## north
## kmer_hash_top
module kmer_hash_top(
    input  logic        clk_out,
    input  logic        reset,         
    input  logic        in_valid,
    input  logic [7:0]  in_char,
    output logic        in_ready,
    output logic        out_valid,
    output logic [63:0] out_hash,
    output logic [5:0]  out_ldz,
    output logic [31:0] out_sum
);
clock: 3.78 ns
lec_check: 0
abc_area: 1
cap_margin: 20
core_margin: 2
core_utilization: 71
cts_cluster_size: 34
hold_slack_margin: 0.29
max_routing_layer: met4
slew_margin: 20
run.sh (not shown) runs the stock make flow with config.mk's settings and CLKGATE_MAP_FILE=.
north did not finish; the tool stopped in global routing with error GRT-0232.
### north -> south
Settings: a deleted CTS_CLUSTER_SIZE that had been 34; a deleted MAX_ROUTING_LAYER that had been met4; a change of CORE_UTILIZATION from 71 to 44; a deleted HOLD_SLACK_MARGIN that had been 0.29; a deleted ABC_AREA that had been 1; a change of the clock period (ns, I/O delays scaled along) from 3.78 to 5.96.
--- outcome ---
- In south the implementation ran to completion but is not tape-out ready, as the final checks report negative setup slack.
- Looking at placement row count, south sits 42 higher than north does.
- Sort north and south by cell total in the yosys stat output asc -> top: south
- The higher area share of and/or/nand/nor cells after synthesis came out of south.
- Comparing north and south, the lower instance count of the mapped netlist is on south.
- Diff north -> south: horizontal die size rose by 27%, die outline area rose by 62%.
- When south is set beside north, its cell count after placement turns out to be 1.3% smaller.
- Summary of south over north: number of hold-repair buffers added at the cts stage moved down, share of the core filled by cells before placement lower, synthesis area per yosys now larger.

Setup of the reference run:
kmer_hash_top again, from the RTL that the note above started with.
==> flow/config.mk <==
export PLATFORM = sky130hd
export DESIGN_NAME = kmer_hash_top
export DESIGN_NICKNAME = kmer_hash_top
export VERILOG_FILES = /design/flow/design.v
export SDC_FILE = /design/flow/constraint.sdc
export NUM_CORES = 4
export LEC_CHECK = 0
export CAP_MARGIN = 15
export CORE_MARGIN = 2
export CORE_UTILIZATION = 72
export CTS_CLUSTER_DIAMETER = 29
export SETUP_SLACK_MARGIN = 1.4
export SLEW_MARGIN = 20
==> flow/constraint.sdc <==
create_clock -name core_clock -period 6.23 [get_ports {clk_out}]
set_input_delay 1.2460 -clock core_clock [delete_from_list [all_inputs] [get_ports {clk_out}]]
set_output_delay 1.2460 -clock core_clock [all_outputs]
set_load 0.01 [all_outputs]
The layout from the reference run, despite a flow that completed every stage, fails the layout checks, with the failing checks listed as setup timing.
The inputs of the trial run differ from those of the reference run as listed below.
diff --git a/flow/config.mk b/flow/config.mk
--- a/flow/config.mk
+++ b/flow/config.mk
@@ -6,8 +6,7 @@
 export NUM_CORES = 4
 export LEC_CHECK = 0
-export CAP_MARGIN = 15
+export CAP_MARGIN = 20
 export CORE_MARGIN = 2
 export CORE_UTILIZATION = 72
-export CTS_CLUSTER_DIAMETER = 29
-export SETUP_SLACK_MARGIN = 1.4
+export PLACE_DENSITY_LB_ADDON = 0.2
 export SLEW_MARGIN = 20
==> flow/constraint.sdc <==
create_clock -name core_clock -period 6.12 [get_ports {clk_out}]
set_input_delay 1.2240 -clock core_clock [delete_from_list [all_inputs] [get_ports {clk_out}]]
set_output_delay 1.2240 -clock core_clock [all_outputs]
set_load 0.01 [all_outputs]
## What came out
- Nothing crashed in the trial run and all stages finished; the problem is that the final layout failed, the offending checks being setup timing.
- For final RePlAce weighted congestion, the reference run and the trial run come out practically identical.
- Against the reference run, worst setup timing slack at the placement stage in the trial run came out worse.
- Compared with the reference run, the trial run shows a power spent charging and discharging nets that is about 23% lower.
- The trial run reports a lower transition time of the tightest slew-check pin than the reference run does.

run 1:
kmer_hash_top again, from the RTL that the note above started with.
==> flow/config.mk <==
export PLATFORM = sky130hd
export DESIGN_NAME = kmer_hash_top
export DESIGN_NICKNAME = kmer_hash_top
export VERILOG_FILES = /design/flow/design.v
export SDC_FILE = /design/flow/constraint.sdc
export NUM_CORES = 4
export LEC_CHECK = 0
export CAP_MARGIN = 35
export CELL_PAD_IN_SITES_DETAIL_PLACEMENT = 2
export CELL_PAD_IN_SITES_GLOBAL_PLACEMENT = 3
export CORE_ASPECT_RATIO = 0.94
export CORE_MARGIN = 5
export CORE_UTILIZATION = 52
export GPL_ROUTABILITY_DRIVEN = 1
export MAX_ROUTING_LAYER = met5
export SLEW_MARGIN = 20
export TNS_END_PERCENT = 80
==> flow/constraint.sdc <==
create_clock -name core_clock -period 7.22 [get_ports {clk_out}]
set_input_delay 1.4440 -clock core_clock [delete_from_list [all_inputs] [get_ports {clk_out}]]
set_output_delay 1.4440 -clock core_clock [all_outputs]
set_load 0.01 [all_outputs]
Run 1 terminated abnormally: 5_1_grt reported GRT-0232.
Modified inputs, run 2 compared to run 1
Settings: MIN_ROUTING_LAYER now met2, previously not set; MAX_ROUTING_LAYER no longer set, was met5; CELL_PAD_IN_SITES_GLOBAL_PLACEMENT no longer set, was 3; CORE_ASPECT_RATIO no longer set, was 0.94; TNS_END_PERCENT now 50, was 80; PLACE_DENSITY_LB_ADDON now 0.22, previously not set; CORE_MARGIN now 2, was 5; CORE_UTILIZATION now 40, was 52; GPL_ROUTABILITY_DRIVEN no longer set, was 1; CAP_MARGIN now 20, was 35; the clock period (ns, I/O delays scaled along) now 7.5, was 7.22.
- Run 2: done, clean on timing, DRC and antenna
- From run 1 to run 2 the numbers moved as follows: core utilization at floorplan went down 12 points; row count went up 17%.
- Run 1 -> run 2: overall chip area increased by more than a quarter
- Vertical extent of the die: run 2 > run 1
> inputs changed (run 2 -> run 3)
Settings: TNS_END_PERCENT removed (was 50); CORE_UTILIZATION changed from 40 to 20; CELL_PAD_IN_SITES_DETAIL_PLACEMENT removed (was 2); MIN_ROUTING_LAYER removed (was met2); PLACE_DENSITY_LB_ADDON removed (was 0.22); the clock period (ns, I/O delays scaled along) changed from 7.5 to 7.24.
- Comparing the two runs side by side, run 3 comes out ahead of run 2 on wire length of the first global-routing pass.
- Run 3 vs. run 2: global routing usage summed across all routing layers went down by 33 points.
- Between run 3 and run 2, the setup slack is lower for run 2.
- Compared with run 2, run 3 shows a lower final worst-path cycle share.
- When the final numbers for run 3 and run 2 were put side by side, the sequential fraction of total cell area turned out to be greater in run 2.
- The core utilization of the finished layout number comes out higher for run 2 vs run 3.
- Lower count of clock-buffer cells in the layout among run 3 and run 2: run 3
- Cmp run 3 and run 2 / reported clock group power / higher: run 2

## harbor
Starting RTL as in the previous note.
clock: 7.5 ns
lec_check: 0
cap_margin: 20
cell_pad_in_sites_detail_placement: 2
cell_pad_in_sites_global_placement: 2
core_margin: 4
core_utilization: 71
gpl_routability_driven: 1
min_routing_layer: met2
slew_margin: 20
tns_end_percent: 50
harbor terminated abnormally: global placement without I/O (3_1_place_gp_skip_io) reported GPL-0301.
#### Input delta (juniper over harbor)
- putting CTS_CLUSTER_SIZE at 34 where nothing was set
- clearing CELL_PAD_IN_SITES_GLOBAL_PLACEMENT, which used to be 2
- swapping 4 for 2 in CORE_MARGIN
- clearing CELL_PAD_IN_SITES_DETAIL_PLACEMENT, which used to be 2
- putting CORE_ASPECT_RATIO at 0.5 where nothing was set
- clearing GPL_ROUTABILITY_DRIVEN, which used to be 1
- clearing TNS_END_PERCENT, which used to be 50
- putting ABC_AREA at 1 where nothing was set
- putting MAX_ROUTING_LAYER at met4 where nothing was set
- clearing MIN_ROUTING_LAYER, which used to be met2
- swapping 7.5 for 3.78 in the clock period (ns, I/O delays scaled along)
Notes after the runs:
- juniper: aborted in global routing (5_1_grt) (tool error)
- harbor is listed as incomplete: the tool reported an error in global placement without I/O (3_1_place_gp_skip_io) and the run ended there.
- Unique cell type count in the Yosys netlist, harbor and juniper, lower one = juniper.
- Floorplan check, juniper vs harbor: die outline smaller in juniper
- Compared with harbor, in juniper post-synthesis chip area from yosys down 1.1%, AND-OR/OR-AND share of the synthesized area -1.5 points, count of mapped cells out of synthesis grew by about 2.6%, synthesized area now sits lower.
- The die extent in y reported for juniper is smaller than that of harbor by 130 um.
Relative to juniper, the following input files were edited for raven:
- MAX_ROUTING_LAYER no longer set, was met4
- CORE_ASPECT_RATIO no longer set, was 0.5
- CTS_CLUSTER_SIZE now 52, was 34
- ABC_AREA no longer set, was 1
- PLACE_DENSITY now 0.78, previously not set
- CORE_UTILIZATION now 72, was 71
- the clock period (ns, I/O delays scaled along) now 6.12, was 3.78
--- outcome ---
- Compared with juniper, raven shows a average size of a mapped cell that is about 3.7% higher.
- raven against juniper: synthesized cell count shows a reduction of 281, area after synthesis shows an increase of 1.1%, cell area after placement shows a reduction of about 9%, die area shows a reduction of 0.43%.
- Against juniper, raven reports a sequential share of the synthesized area that is lower.
- Although it ran to completion, raven produced a layout that fails the final checks because of negative setup slack.
What onyx does differently from raven at the input level:
- PLACE_DENSITY_LB_ADDON: unset -> 0.14
- CTS_CLUSTER_SIZE: 52 -> unset
- ABC_AREA: unset -> 1
- PLACE_DENSITY: 0.78 -> unset
- the clock period (ns, I/O delays scaled along): 6.12 -> 3.79
Notes after the runs:
Tool error GRT-0116 stopped onyx during global routing (5_1_grt); no final results.
onyx vs raven — synthesized chip area reported by yosys dropped slightly
Compared with raven, onyx shows a minimum setup slack after placement that is 1880 ps lower.
Summary of onyx over raven: count of cell types in the netlist saw a decrease; synthesized cell count saw an increase; XOR/XNOR share of the synthesized area saw an increase; height of the chip saw a decrease.
Changes in pepper relative to onyx:
- setting HOLD_SLACK_MARGIN to 0.1 for the first time
- removing ABC_AREA (formerly 1)
- setting GPL_ROUTABILITY_DRIVEN to 0 for the first time
- removing PLACE_DENSITY_LB_ADDON (formerly 0.14)
- changing CORE_UTILIZATION from 72 to 66
- changing the clock period (ns, I/O delays scaled along) from 3.79 to 5.96
--- outcome ---
onyx: it failed during global routing (5_1_grt), and the tool reported GRT-0116.
Status pepper: flow complete, layout not clean - negative setup slack
On register share after synthesis: pepper sits below onyx.
Of pepper and onyx, pepper shows the lower post-placement cell area, with onyx above it.
When pepper is measured against onyx, its placed wire-length estimate after detailed placement turns out about 13% lower.
pepper vs. onyx: post-synthesis chip area from yosys picked up an extra about 1.1%; number of enable flip-flop cells neither gained nor lost much; placed instance count lost about 10%; synthesized instance count lost 281.
Setup changes, pepper to yarrow
- clearing HOLD_SLACK_MARGIN, which used to be 0.1
- clearing GPL_ROUTABILITY_DRIVEN, which used to be 0
- swapping 66 for 40 in CORE_UTILIZATION
- swapping 5.96 for 7.5 in the clock period (ns, I/O delays scaled along)
Findings:
yarrow: number of cells on the worst reg-to-reg path 1 below pepper. Re peak supply drop: yarrow is about 43% down on pepper. yarrow vs pepper: count of plain and timing-repair buffers in the layout down by more than half. Relative to pepper, yarrow improves via count. From pepper to yarrow the numbers moved as follows: net count of the finished layout saw a decrease; share of total power in the clock network saw an increase. yarrow gives more pin slew with the least headroom to its limit than pepper did. The row count number comes out lower for pepper vs yarrow. yarrow finished every stage and its layout cleared the timing, DRC and antenna checks.

kmer_hash_top again, from the RTL that the note above started with.
// kmer_hash_top
module kmer_hash_top(
    input  logic        clk_out,
    input  logic        reset,         
    input  logic        in_valid,
    input  logic [7:0]  in_char,
    output logic        in_ready,
    output logic        out_valid,
    output logic [63:0] out_hash,
    output logic [5:0]  out_ldz,
    output logic [31:0] out_sum
);
    logic [247:0] data;
    logic [4:0]   count;
    logic         busy;
    logic         start;
    logic [61:0]  coded_kmer;  logic coded_ready;
    logic [61:0]  k_canon;     logic canon_ready;
    logic [63:0]  hash_result; logic hash_ready;
    logic [5:0]   ldz;         logic ldz_ready;
    logic [31:0]  sum_ldz;
    assign in_ready = ~busy;
    always_ff @(posedge clk_out) begin
        if(reset==0) begin
            data<=0;
            count<=0;
            busy<=0;
            start<=0;
        end
        else begin
            start<=0;
            if(in_valid && !busy) begin
                if(in_char==8'b0) begin
                    data<=0;
                    count<=0;
                end
                else begin
                    data[247:8]<=data[239:0];
                    data[7:0]<=in_char;
                    if(count>=30) begin
                        count<=31;
                        start<=1;
                        busy<=1;
                    end
                    else begin
                        count<=count+1;
                    end
                end
            end
            else if(hash_ready) begin
                busy<=0;
            end
        end
    end
    encode_fsm f1(.data(data), .clk_out(clk_out), .reset(reset), .start(start),
  ...
export LEC_CHECK = 0
export CAP_MARGIN = 20
export CELL_PAD_IN_SITES_DETAIL_PLACEMENT = 0
export CELL_PAD_IN_SITES_GLOBAL_PLACEMENT = 2
export CORE_MARGIN = 4
export CORE_UTILIZATION = 44
export CTS_CLUSTER_SIZE = 48
export GPL_ROUTABILITY_DRIVEN = 0
export MIN_ROUTING_LAYER = met2
export PLACE_DENSITY_LB_ADDON = 0.23
export SETUP_SLACK_MARGIN = 0.17
export SLEW_MARGIN = 10
export TNS_END_PERCENT = 50
create_clock -name core_clock -period 7.5 [get_ports {clk_out}]
The baseline finished clean.
==> next run, changes <==
--- a/flow/config.mk
+++ b/flow/config.mk
@@ -11,9 +11,7 @@
 export CORE_MARGIN = 4
-export CORE_UTILIZATION = 44
-export CTS_CLUSTER_SIZE = 48
-export GPL_ROUTABILITY_DRIVEN = 0
+export CORE_UTILIZATION = 71
+export GPL_ROUTABILITY_DRIVEN = 1
 export MIN_ROUTING_LAYER = met2
-export PLACE_DENSITY_LB_ADDON = 0.23
 export SETUP_SLACK_MARGIN = 0.17
-export SLEW_MARGIN = 10
+export SLEW_MARGIN = 20
 export TNS_END_PERCENT = 50
After rerunning: The new run aborted during 3_1_place_gp_skip_io on GPL-0301. Die area falls by well over a third. Synthesized area is unchanged. Synthesized cell count stays the same.
==> next run, changes <==
==> flow/config.mk (replaced) <==
export PLATFORM = sky130hd
export DESIGN_NAME = kmer_hash_top
export DESIGN_NICKNAME = kmer_hash_top
export VERILOG_FILES = /design/flow/design.v
export SDC_FILE = /design/flow/constraint.sdc
export NUM_CORES = 4
export LEC_CHECK = 0
export CAP_MARGIN = 20
export CORE_MARGIN = 2
export CORE_UTILIZATION = 40
export SLEW_MARGIN = 20
==> flow/constraint.sdc (replaced) <==
create_clock -name core_clock -period 7.24 [get_ports {clk_out}]
set_input_delay 1.4480 -clock core_clock [delete_from_list [all_inputs] [get_ports {clk_out}]]
set_output_delay 1.4480 -clock core_clock [all_outputs]
set_load 0.01 [all_outputs]
What happened: The new run passed the timing, DRC and antenna checks; die area rose by 73%; area after synthesis does not change; synthesized cell count does not change.

job 7590:
kmer_hash_top again, from the RTL that the note above started with.
clock: 7.66 ns
lec_check: 0
cap_margin: 15
cell_pad_in_sites_global_placement: 2
core_aspect_ratio: 0.91
core_margin: 5
core_utilization: 26
cts_cluster_size: 14
gpl_timing_driven: 1
max_routing_layer: met4
setup_slack_margin: 1.53
slew_margin: 20
tns_end_percent: 50
Job 7590 completed end to end with timing, DRC and antenna clean.
> inputs changed (job 7590 -> job 2314)
Settings: GPL_TIMING_DRIVEN: 1 -> unset; CORE_MARGIN: 5 -> 2; CTS_CLUSTER_DIAMETER: unset -> 29; CTS_CLUSTER_SIZE: 14 -> unset; SETUP_SLACK_MARGIN: 1.53 -> 1.66; CELL_PAD_IN_SITES_GLOBAL_PLACEMENT: 2 -> unset; CORE_UTILIZATION: 26 -> 72; TNS_END_PERCENT: 50 -> unset; CORE_ASPECT_RATIO: 0.91 -> unset; the clock period (ns, I/O delays scaled along): 7.66 -> 6.23.
Results
Layout checks on job 2314: not met. Flow itself completed; violations: setup timing. [job 2314] synthesis-to-layout area growth rose 2.8 points relative to job 7590. Between job 7590 and job 2314, the wire length of the first global-routing pass is higher for job 7590. Run comparison: job 2314 capturing element of the worst setup path f3.x4[30]; job 7590 capturing element of the worst setup path f3.x3[31]. Across both runs, full die area was lower for job 2314 than for job 7590. Share of total power in sequential cells delta for job 2314 relative to job 7590: 9.8 points lower. Comparing the two runs side by side, job 2314 comes out behind job 7590 on standby leakage power.
Input-level comparison between job 1020 and job 2314:
Settings: removing CTS_CLUSTER_DIAMETER (formerly 29); setting ABC_AREA to 1 for the first time; setting CTS_CLUSTER_SIZE to 76 for the first time; changing CAP_MARGIN from 15 to 20; removing MAX_ROUTING_LAYER (formerly met4); setting PLACE_DENSITY to 0.35 for the first time; removing SETUP_SLACK_MARGIN (formerly 1.66); changing the clock period (ns, I/O delays scaled along) from 6.23 to 3.1.
[summary]
Horizontal die dimension, job 1020 vs job 2314: down slightly. Against job 2314, job 1020 reports a arithmetic-cell share of the synthesized area counting full adders, half adders and majority gates that is higher. Diff job 1020..job 2314 | boundary pin count | unchanged. Job 1020 did not finish; the tool stopped in global routing with error GRT-0116. Job 2314 finished every stage; the final checks, however, were not passed, the failures being setup timing. Number of different library cells in the post-synthesis netlist shrinks by more than a quarter when moving from job 2314 to job 1020. Max total die area across job 1020 and job 2314: job 2314. Job 2314 has a higher area after synthesis than job 1020. Job 1020 against job 2314; post-placement cell area is up by more than 10%. Diff job 2314 -> job 1020 | multiplexer area fraction after synthesis | decrease of 0.31 points. Comparing job 1020 and job 2314, the lower total cell area reported by yosys after synthesis was measured on job 1020.
Changes in job 5967 relative to job 1020:
Settings: CTS_CLUSTER_DIAMETER now 399, previously not set; PLACE_DENSITY_LB_ADDON now 0.14, previously not set; CTS_CLUSTER_SIZE now 13, was 76; PLACE_DENSITY no longer set, was 0.35; the clock period (ns, I/O delays scaled along) now 3.12, was 3.1.
Results
No final results exist for job 5967, since it was stopped by error GRT-0232 during global routing. Comparing job 5967 with job 1020, the instance area after placement came out essentially unchanged. As far as share of synthesized cell area in full adder, half adder and majority cells goes, job 5967 and job 1020 are indistinguishable; the numbers are identical. Reported for job 5967 and job 1020, count of buffers inserted at the top-level ports turned out identical to the last digit.
Input-level comparison between job 350 and job 5967:
Settings: a change of CORE_UTILIZATION from 72 to 40; an added SETUP_SLACK_MARGIN of 0.36; a deleted CTS_CLUSTER_SIZE that had been 13; a deleted ABC_AREA that had been 1; a deleted CTS_CLUSTER_DIAMETER that had been 399; a deleted PLACE_DENSITY_LB_ADDON that had been 0.14; a change of the clock period (ns, I/O delays scaled along) from 3.12 to 7.24.
## What came out
Job 5967 failed in global routing with GRT-0232. Having completed the whole flow, job 350 delivered a layout that passed the timing, DRC and antenna checks. Cmp job 350 vs job 5967: multiplexer fraction of the synthesized cell area higher in job 350. Looking only at post-synthesis share of cell area spent on and, or, nand and nor gates, and setting everything else aside, the lower value of job 350 and job 5967 goes to job 5967. The post-synthesis instance area number comes out higher for job 350 vs job 5967. Going from job 5967 to job 350, cell total in the yosys stat output shows a reduction of 281, area fraction in xor and xnor cells decreased 0.42 points, count of buffers added by post-CTS timing repair for setup shows a reduction of 169, post-cts sizing count now smaller. [compare] base=job 5967 new=job 350: number of I/O port buffers level, width of the die moved up.
Power figures rest on the tool's default switching activity, not on a simulated workload.
